==> job 6942 <==
==> flow/design.v <==
module seven_seg(en,in,seg);
input [3:0] in;
input en;
output [7:0] seg;
reg [7:0] seg;
always@(en or in)
begin
 if (!en) seg=8'b11111111;
 else case(in)
 4'd0: seg=8'b11000000;
 4'd1: seg=8'b11111001;
 4'd2: seg=8'b10100100;
 4'd3: seg=8'b10110000;
 4'd4: seg=8'b10011001;
 4'd5: seg=8'b10010010;
 4'd6: seg=8'b10000010;
 4'd7: seg=8'b11011000;
 4'd8: seg=8'b10000000;
 4'd9: seg=8'b10010000;
 default: seg=8'b11111111;
 endcase
 end
 endmodule 
module seven_seg_dot (en,in,seg);
input [3:0] in;
input en;
output [7:0] seg;
reg [7:0] seg;
always@(en or in)
begin
 if (!en) seg=8'b11111111;
 else case(in)
 4'd0: seg=8'b01000000;
 4'd1: seg=8'b01111001;
 4'd2: seg=8'b00100100;
 4'd3: seg=8'b00110000;
 4'd4: seg=8'b00011001;
 4'd5: seg=8'b00010010;
 4'd6: seg=8'b00000010;
 4'd7: seg=8'b01011000;
 4'd8: seg=8'b00000000;
 4'd9: seg=8'b00010000;
 default: seg=8'b11111111;
 endcase
 end
 endmodule 
module bcd_8421 (clk, rst, data, unit, ten, hun, thou, ten_thou, hun_thou);
input clk, rst;
input [19:0] data;
output [3:0] unit, ten, hun, thou, ten_thou, hun_thou;
reg [5:0]  cnt_shift;
reg [43:0] data_shift;  
reg        shift_sig;
reg [3:0]  unit, ten, hun, thou, ten_thou, hun_thou;
always@(posedge clk or posedge rst)
if (rst)
cnt_shift <= 5'd0;
else if (cnt_shift == 5'd21 && shift_sig == 1'b0)
cnt_shift <= 5'd0;
else if (shift_sig == 1'b0)
cnt_shift <= cnt_shift +1'b1;
else 
cnt_shift <= cnt_shift;
always@(posedge clk or posedge rst)
if (rst)
data_shift <= 44'b0;
else if (cnt_shift == 5'd0 && shift_sig == 1'b0)
data_shift <= {24'd0, data};
else if ((cnt_shift <= 5'd20) && (shift_sig == 1'b1))
begin
data_shift[23:20] <= (data_shift[23:20] > 4'b0100)?(data_shift[23:20] + 4'b0011):(data_shift[23:20]);
data_shift[27:24] <= (data_shift[27:24] > 4'b0100)?(data_shift[27:24] + 4'b0011):(data_shift[27:24]);
data_shift[31:28] <= (data_shift[31:28] > 4'b0100)?(data_shift[31:28] + 4'b0011):(data_shift[31:28]);
data_shift[35:32] <= (data_shift[35:32] > 4'b0100)?(data_shift[35:32] + 4'b0011):(data_shift[35:32]);
data_shift[39:36] <= (data_shift[39:36] > 4'b0100)?(data_shift[39:36] + 4'b0011):(data_shift[39:36]);
data_shift[43:40] <= (data_shift[43:40] > 4'b0100)?(data_shift[43:40] + 4'b0011):(data_shift[43:40]);
end
else if ((cnt_shift <= 5'd20) && (shift_sig == 1'b0))
data_shift <= data_shift << 1;
else 
data_shift <= data_shift;
always@(posedge clk or posedge rst)
if(rst == 1'b1)
shift_sig <= 1'b1;
else 
shift_sig <= ~shift_sig;
always@(posedge clk or posedge rst)
if(rst)
begin
unit <= 4'd0;
ten  <= 4'd0;
hun  <= 4'd0;
thou <= 4'd0;
ten_thou <= 4'd0;
hun_thou <= 4'd0;
end
else if (cnt_shift == 5'd21)
begin
 unit  <= data_shift[23:20];
 ten   <= data_shift[27:24];
 hun   <= data_shift[31:28];
 thou  <= data_shift[35:32];
 ten_thou <= data_shift[39:36];
 hun_thou <= data_shift[43:40];
 end
 endmodule
module adc_3008(clk, rst, cs, mosi, sck, miso, start, seg0, seg1, seg2, seg3, seg4, seg5); 
input clk, rst;
input miso;
input start;
output reg cs;
output reg mosi, sck;
output [7:0] seg0, seg1, seg2, seg3, seg4, seg5;
reg [2:0] state;     
reg [7:0] cnt_clk;   
reg [4:0] cnt_sck;   
reg [3:0] cnt_bit;   
reg [2:0] cnt_byte; 
reg rd_sig;          
reg [10:0] data_reg; 
reg [9:0] data_out;  
reg send_data_sig;   
reg [31:0] cnt;      
reg start_sig;       
wire [3:0] unit;
wire [3:0] ten; 
wire [3:0] hun; 
wire [3:0] thou; 
wire [3:0] ten_thou;
wire [3:0] hun_thou;
wire [19:0] data_bcd;
wire [19:0] data_bcd_vol;
assign data_bcd = {10'b0, data_out};
assign data_bcd_vol = (data_bcd*20'd479)/20'd1023;
parameter [2:0] INTIAL = 3'd0,
                WAIT_START = 3'd1,
                WRITE = 3'd2,
		READ = 3'd3,
		WAIT_END = 3'd4,
		END = 3'd5;
parameter WR_IN = 11'b000001_10010;
parameter cnt_clk_max = 8'd219;
parameter cnt_max = 32'd1_999;
always@(posedge clk or posedge rst)
if (rst)
cnt <= 32'd0;
else if (cnt == cnt_max)
cnt <= 32'd0;
else if (start == 1'b1)
cnt <= cnt + 1'b1;
always@(posedge clk or posedge rst)
if (rst)
start_sig <= 1'b0;
else if (start == 1'b1 && cnt == cnt_max)  
start_sig <= 1'b1;
else 
start_sig <= 1'b0;
always@(posedge clk or posedge rst)
if (rst)
state <= INTIAL;
else 
case(state)
INTIAL: if (start_sig == 1'b1)
        state <= WAIT_START;
		  else 
		  state <= INTIAL;
WAIT_START: if (cnt_byte == 3'd0 && cnt_clk == cnt_clk_max)
            state <= WRITE;
            else 
            state <= WAIT_START;			
WRITE: if (cnt_byte == 3'd1 && cnt_clk == cnt_clk_max)
       state <= READ;
	   else 
	   state <= WRITE;
READ: if (cnt_byte == 3'd2 && cnt_clk == cnt_clk_max)
      state <= WAIT_END;
      else 
      state <= READ;	  
WAIT_END: if (cnt_byte == 3'd3 && cnt_clk == cnt_clk_max)
          state <= END;
		    else 
		    state <= WAIT_END;
END: if (cnt_byte == 3'd4 && cnt_clk == cnt_clk_max)
     state <= INTIAL;
     else 
     state <= END;
default: state <= INTIAL;
endcase
always@(posedge clk or posedge rst)
if (rst)
cnt_clk <= 8'd0;
else if (state == INTIAL)
cnt_clk <= 8'd0;
else if (cnt_clk == cnt_clk_max) 
cnt_clk <= 8'd0;
else if (state != INTIAL)
cnt_clk <= cnt_clk + 1'b1;
always@(posedge clk or posedge rst)
if (rst)
cnt_byte <= 3'd0;
else if (cnt_byte == 3'd4 && cnt_clk == cnt_clk_max)
cnt_byte <= 3'd0;
else if (cnt_clk == cnt_clk_max)
cnt_byte <= cnt_byte + 1'b1;
always@(posedge clk or posedge rst)
if (rst)
cnt_sck <= 5'd0;
else if (state == WRITE && cnt_byte == 3'd1 && cnt_sck == 5'd19)
cnt_sck <= 5'd0;
else if (state ==READ && cnt_byte == 3'd2 && cnt_sck == 5'd19)
cnt_sck <= 5'd0;
else if (state == WRITE && cnt_byte == 3'd1)
cnt_sck <= cnt_sck + 1'b1;
else if (state ==READ && cnt_byte == 3'd2)
cnt_sck <= cnt_sck + 1'b1;
else 
cnt_sck <= 1'b0;
always@(posedge clk or posedge rst)
if (rst)
sck <= 1'b0;
else if (cnt_sck == 5'd0 && cnt_byte == 3'd3)
sck <= 1'b0;
else if (cnt_sck == 5'd0 && cnt_byte == 3'd1 && cnt_bit >= 4'd5)
sck <= 1'b0;
else if (cnt_sck == 5'd10 && cnt_byte == 3'd1 && cnt_bit >= 4'd5)
sck <= 1'b1;
else if (cnt_sck == 5'd0 && cnt_byte == 3'd2)
sck <= 1'b0;
else if (cnt_sck == 5'd10 && cnt_byte == 3'd2)
sck <= 1'b1;
else 
sck <= sck;
always@(posedge clk or posedge rst)
if (rst)
cnt_bit <= 4'd0;
else if (cnt_bit == 4'd10 && cnt_sck == 5'd10)
cnt_bit <= 4'd0;
else if (cnt_sck == 5'd10)
cnt_bit <= cnt_bit + 1'b1;
always@(posedge clk or posedge rst)
if (rst)
cs <= 1'b1;
else if (start_sig == 1'b1)
cs <= 1'b0;
else if (cnt_byte == 3'd3 && cnt_clk == cnt_clk_max && state == WAIT_END)
cs <= 1'b1;
always@(posedge clk or posedge rst)
if (rst)
mosi <= 1'b0;
else if (state == WRITE && cnt_byte == 4'd1 && cnt_sck == 5'd0)
mosi <= WR_IN[10-cnt_bit];
else if (state != WRITE)
mosi <= 1'b0;
always@(posedge clk or posedge rst)
if (rst)
rd_sig <= 1'b0;
else if (state == READ && cnt_byte == 4'd2 && cnt_sck == 5'd9)
rd_sig <= 1'b1;
else 
rd_sig <= 1'b0;
always@(posedge clk or posedge rst)
if (rst)
data_reg <= 11'd0;
else if (rd_sig == 1'b1)
data_reg <= {data_reg[9:0], miso};
always@(posedge clk or posedge rst)
if (rst)
send_data_sig <= 1'b0;
else if (cnt_byte == 4'd2 && cnt_clk == cnt_clk_max)
send_data_sig <= 1'b1;
else 
send_data_sig <= 1'b0;
always@(posedge clk or posedge rst)
if (rst)
data_out <= 10'd0;
else if (send_data_sig == 1'b1)
data_out <= data_reg[9:0];
else 
data_out <= data_out;
bcd_8421 bcd_8421_inst(
.clk(clk), 
.rst(rst), 
.data(data_bcd_vol), 
.unit(unit), 
.ten(ten), 
.hun(hun), 
.thou(thou), 
.ten_thou(ten_thou), 
.hun_thou(hun_thou)
);
seven_seg s0(
.en(1'b1),
.in(unit), 
.seg(seg0));
seven_seg s1(
.en(1'b1),
.in(ten), 
.seg(seg1));
seven_seg_dot s2(
.en(1'b1),
.in(hun), 
.seg(seg2));
seven_seg s3(
.en(1'b1),
.in(thou), 
.seg(seg3));
seven_seg s4(
.en(1'b1),
.in(ten_thou), 
.seg(seg4));
seven_seg s5(
.en(1'b1),
.in(hun_thou), 
.seg(seg5));
endmodule
==> flow/run.sh <==
#!/bin/bash
# the make line also repeats each setting of config.mk as NAME=value (left out here)
make -C /OpenROAD-flow-scripts/flow DESIGN_CONFIG=/design/flow/config.mk WORK_HOME=/design/flow/orfs CLKGATE_MAP_FILE= finish
==> flow/config.mk <==
export PLATFORM = sky130hd
export DESIGN_NAME = adc_3008
export DESIGN_NICKNAME = adc_3008
export VERILOG_FILES = /design/flow/design.v
export SDC_FILE = /design/flow/constraint.sdc
export NUM_CORES = 4
export LEC_CHECK = 0
export ABC_AREA = 1
export CAP_MARGIN = 20
export CELL_PAD_IN_SITES_DETAIL_PLACEMENT = 0
export CELL_PAD_IN_SITES_GLOBAL_PLACEMENT = 1
export CORE_ASPECT_RATIO = 1.05
export CORE_MARGIN = 2
export CORE_UTILIZATION = 15
export CTS_CLUSTER_SIZE = 95
export GPL_ROUTABILITY_DRIVEN = 0
export GPL_TIMING_DRIVEN = 0
export MAX_ROUTING_LAYER = met4
export SETUP_SLACK_MARGIN = 1.33
export SLEW_MARGIN = 20
export TNS_END_PERCENT = 40
==> flow/constraint.sdc <==
create_clock -name core_clock -period 19.1 [get_ports {clk}]
set_input_delay 3.8200 -clock core_clock [delete_from_list [all_inputs] [get_ports {clk}]]
set_output_delay 3.8200 -clock core_clock [all_outputs]
set_load 0.01 [all_outputs]
==> job 1038: changes against job 6942 <==
==> flow/config.mk (replaced) <==
export PLATFORM = sky130hd
export DESIGN_NAME = adc_3008
export DESIGN_NICKNAME = adc_3008
export VERILOG_FILES = /design/flow/design.v
export SDC_FILE = /design/flow/constraint.sdc
export NUM_CORES = 4
export LEC_CHECK = 0
export ABC_AREA = 1
export CAP_MARGIN = 20
export CORE_MARGIN = 2
export CORE_UTILIZATION = 72
export CTS_CLUSTER_SIZE = 15
export GPL_ROUTABILITY_DRIVEN = 0
export MAX_ROUTING_LAYER = met4
export PLACE_DENSITY_LB_ADDON = 0.01
export SETUP_SLACK_MARGIN = 0.65
export SLEW_MARGIN = 20
==> flow/constraint.sdc (replaced) <==
create_clock -name core_clock -period 10.1 [get_ports {clk}]
set_input_delay 2.0200 -clock core_clock [delete_from_list [all_inputs] [get_ports {clk}]]
set_output_delay 2.0200 -clock core_clock [all_outputs]
set_load 0.01 [all_outputs]
==> job 5950: changes against job 6942 <==
==> flow/config.mk (replaced) <==
export PLATFORM = sky130hd
export DESIGN_NAME = adc_3008
export DESIGN_NICKNAME = adc_3008
export VERILOG_FILES = /design/flow/design.v
export SDC_FILE = /design/flow/constraint.sdc
export NUM_CORES = 4
export LEC_CHECK = 0
export ABC_AREA = 1
export CAP_MARGIN = 20
export CORE_MARGIN = 2
export CORE_UTILIZATION = 66
export CTS_CLUSTER_DIAMETER = 79
export SLEW_MARGIN = 20
==> flow/constraint.sdc (replaced) <==
create_clock -name core_clock -period 7.0 [get_ports {clk}]
set_input_delay 1.4000 -clock core_clock [delete_from_list [all_inputs] [get_ports {clk}]]
set_output_delay 1.4000 -clock core_clock [all_outputs]
set_load 0.01 [all_outputs]
==> notes <==
- Job 1038 finished but fails on setup timing. Job 6942 ran to the end with no violations. Job 5950 finished but failed the layout checks on setup timing.
- The highest setup slack belongs to job 6942, the lowest to job 5950.
- In job 1038 the routed wire length is higher than in job 6942, by 33%.
- Between job 5950 and job 1038, the lower clock power is in job 1038 (gap about 36%, measured against job 1038).
- In combinational power, job 5950 is at 2.8 times the value of job 6942.
- Global-route usage: job 1038 > job 5950 > job 6942.
- In area after synthesis, job 5950 and job 6942 do not differ.
- Register-to-register slack: job 6942 > job 1038 > job 5950.
- Sequential share of layout area: job 6942 > job 1038 > job 5950.
- Total power: job 6942 < job 1038 < job 5950.
- Against job 5950, the maximum frequency of job 6942 is smaller by 7.0%.

---

==> run a <==
RTL: the design.v shown in full above, as it stands there.
==> flow/config.mk <==
export PLATFORM = sky130hd
export DESIGN_NAME = adc_3008
export DESIGN_NICKNAME = adc_3008
export VERILOG_FILES = /design/flow/design.v
export SDC_FILE = /design/flow/constraint.sdc
export NUM_CORES = 4
export LEC_CHECK = 0
export CAP_MARGIN = 20
export CORE_MARGIN = 2
export CORE_UTILIZATION = 72
export PLACE_DENSITY_LB_ADDON = 0.28
export SETUP_SLACK_MARGIN = 1.18
export SLEW_MARGIN = 20
==> flow/constraint.sdc <==
create_clock -name core_clock -period 11.4 [get_ports {clk}]
set_input_delay 2.2800 -clock core_clock [delete_from_list [all_inputs] [get_ports {clk}]]
set_output_delay 2.2800 -clock core_clock [all_outputs]
set_load 0.01 [all_outputs]
run.sh (not shown) runs the stock make flow with config.mk's settings and CLKGATE_MAP_FILE=.
==> run b (differences from run a) <==
--- a/flow/config.mk
+++ b/flow/config.mk
@@ -7,7 +7,5 @@
 export LEC_CHECK = 0
 export CAP_MARGIN = 20
 export CORE_MARGIN = 2
-export CORE_UTILIZATION = 72
-export PLACE_DENSITY_LB_ADDON = 0.28
-export SETUP_SLACK_MARGIN = 1.18
+export CORE_UTILIZATION = 9
 export SLEW_MARGIN = 20
==> flow/constraint.sdc (replaced) <==
create_clock -name core_clock -period 31.8 [get_ports {clk}]
set_input_delay 6.3600 -clock core_clock [delete_from_list [all_inputs] [get_ports {clk}]]
set_output_delay 6.3600 -clock core_clock [all_outputs]
set_load 0.01 [all_outputs]
==> Changelog: implementation <==
### Implementation results

- Util after Layout: between 10% and 20%
- Sw Pwr: 0.110 mW
- Max incr delay on CP: ~0.85 ns
- Post-DR wirelength/cell: ~9.3 µm
- Tot Pwr: around 0.44 mW
- Critical path startpoint: data_out[2]$_DFFE_PP0P_
- Core Footprint: around 0.15 mm²
- First DRT Iteration DRCs: just over 1000
- M1 GR Usage: about 5.8%
- Status: complete, no violations
- Highest clock rate: 80.7 MHz
- Crit-path slowest cell: o311ai_0
- Post-layout net count: roughly 1800
- Power Clock: between 0.2 and 0.25 mW
- Die Wd: about 400 µm
The numbers above come from run b.

==> Changelog: implementation <==
### Implementation results

- Status: failed layout checks
- SO Faults: negative setup slack
- Setup ws final: -0.659 ns
- Power Clock: 0.563 mW
- Max incr delay on CP: between 0.8 and 0.9 ns
- Util after Layout: between 90% and 100%
- Post-DR wirelength/cell: roughly 26 µm
- First DRT Iteration DRCs: between 2000 and 3000
- Highest clock rate: 82.9 MHz
- Core Footprint: 0.0188 mm²
- Tot Pwr: approximately 1.2 mW
- Final setup viols: 2
- Post-layout net count: 1903
- Die Wd: 142 µm
The numbers above come from run a.


---

==> wip/umber: inputs <==
Starts from the design.v that is shown in full above.
Settings: LEC_CHECK=0, CAP_MARGIN=20, CORE_ASPECT_RATIO=0.5, CORE_MARGIN=2, CORE_UTILIZATION=57, CTS_CLUSTER_DIAMETER=232, CTS_CLUSTER_SIZE=95, PLACE_DENSITY=0.35, SLEW_MARGIN=20, TNS_END_PERCENT=25; clock period 20.0 ns.
==> wip/indigo (differences from wip/umber) <==
Settings changed: CORE_ASPECT_RATIO 0.5 to unset, CORE_UTILIZATION 57 to 36, CTS_CLUSTER_DIAMETER 232 to unset, CTS_CLUSTER_SIZE 95 to unset, PLACE_DENSITY 0.35 to unset, TNS_END_PERCENT 25 to unset.
==> flow/constraint.sdc (replaced) <==
create_clock -name core_clock -period 12.6 [get_ports {clk}]
set_input_delay 2.5200 -clock core_clock [delete_from_list [all_inputs] [get_ports {clk}]]
set_output_delay 2.5200 -clock core_clock [all_outputs]
set_load 0.01 [all_outputs]
==> wip/yarrow (differences from wip/umber) <==
Settings changed: ABC_AREA set to 1, CORE_UTILIZATION 57 to 55, CTS_CLUSTER_DIAMETER 232 to 295, CTS_CLUSTER_SIZE 95 to 93, HOLD_SLACK_MARGIN set to -0.1, PLACE_DENSITY 0.35 to unset, TNS_END_PERCENT 25 to 15.
==> results <==
- The highest via count belongs to wip/yarrow, the lowest to wip/indigo.
- The highest setup slack belongs to wip/yarrow, the lowest to wip/indigo.
- In wip/indigo the hold slack is higher than in wip/umber, by 0.0053 ns.
- Utilization: wip/indigo < wip/yarrow < wip/umber.
- Non-clock buffer count, lowest first: wip/yarrow, wip/umber, wip/indigo.
- Between wip/umber and wip/indigo, the lower clock power is in wip/umber (gap 40%, measured against wip/indigo).
- Between wip/indigo and wip/umber, the lower combinational power is in wip/umber (gap about 60%, measured against wip/umber).
- Sequential cell count is the same in wip/umber and wip/yarrow.
Power is estimated from default activity; no workload was simulated.
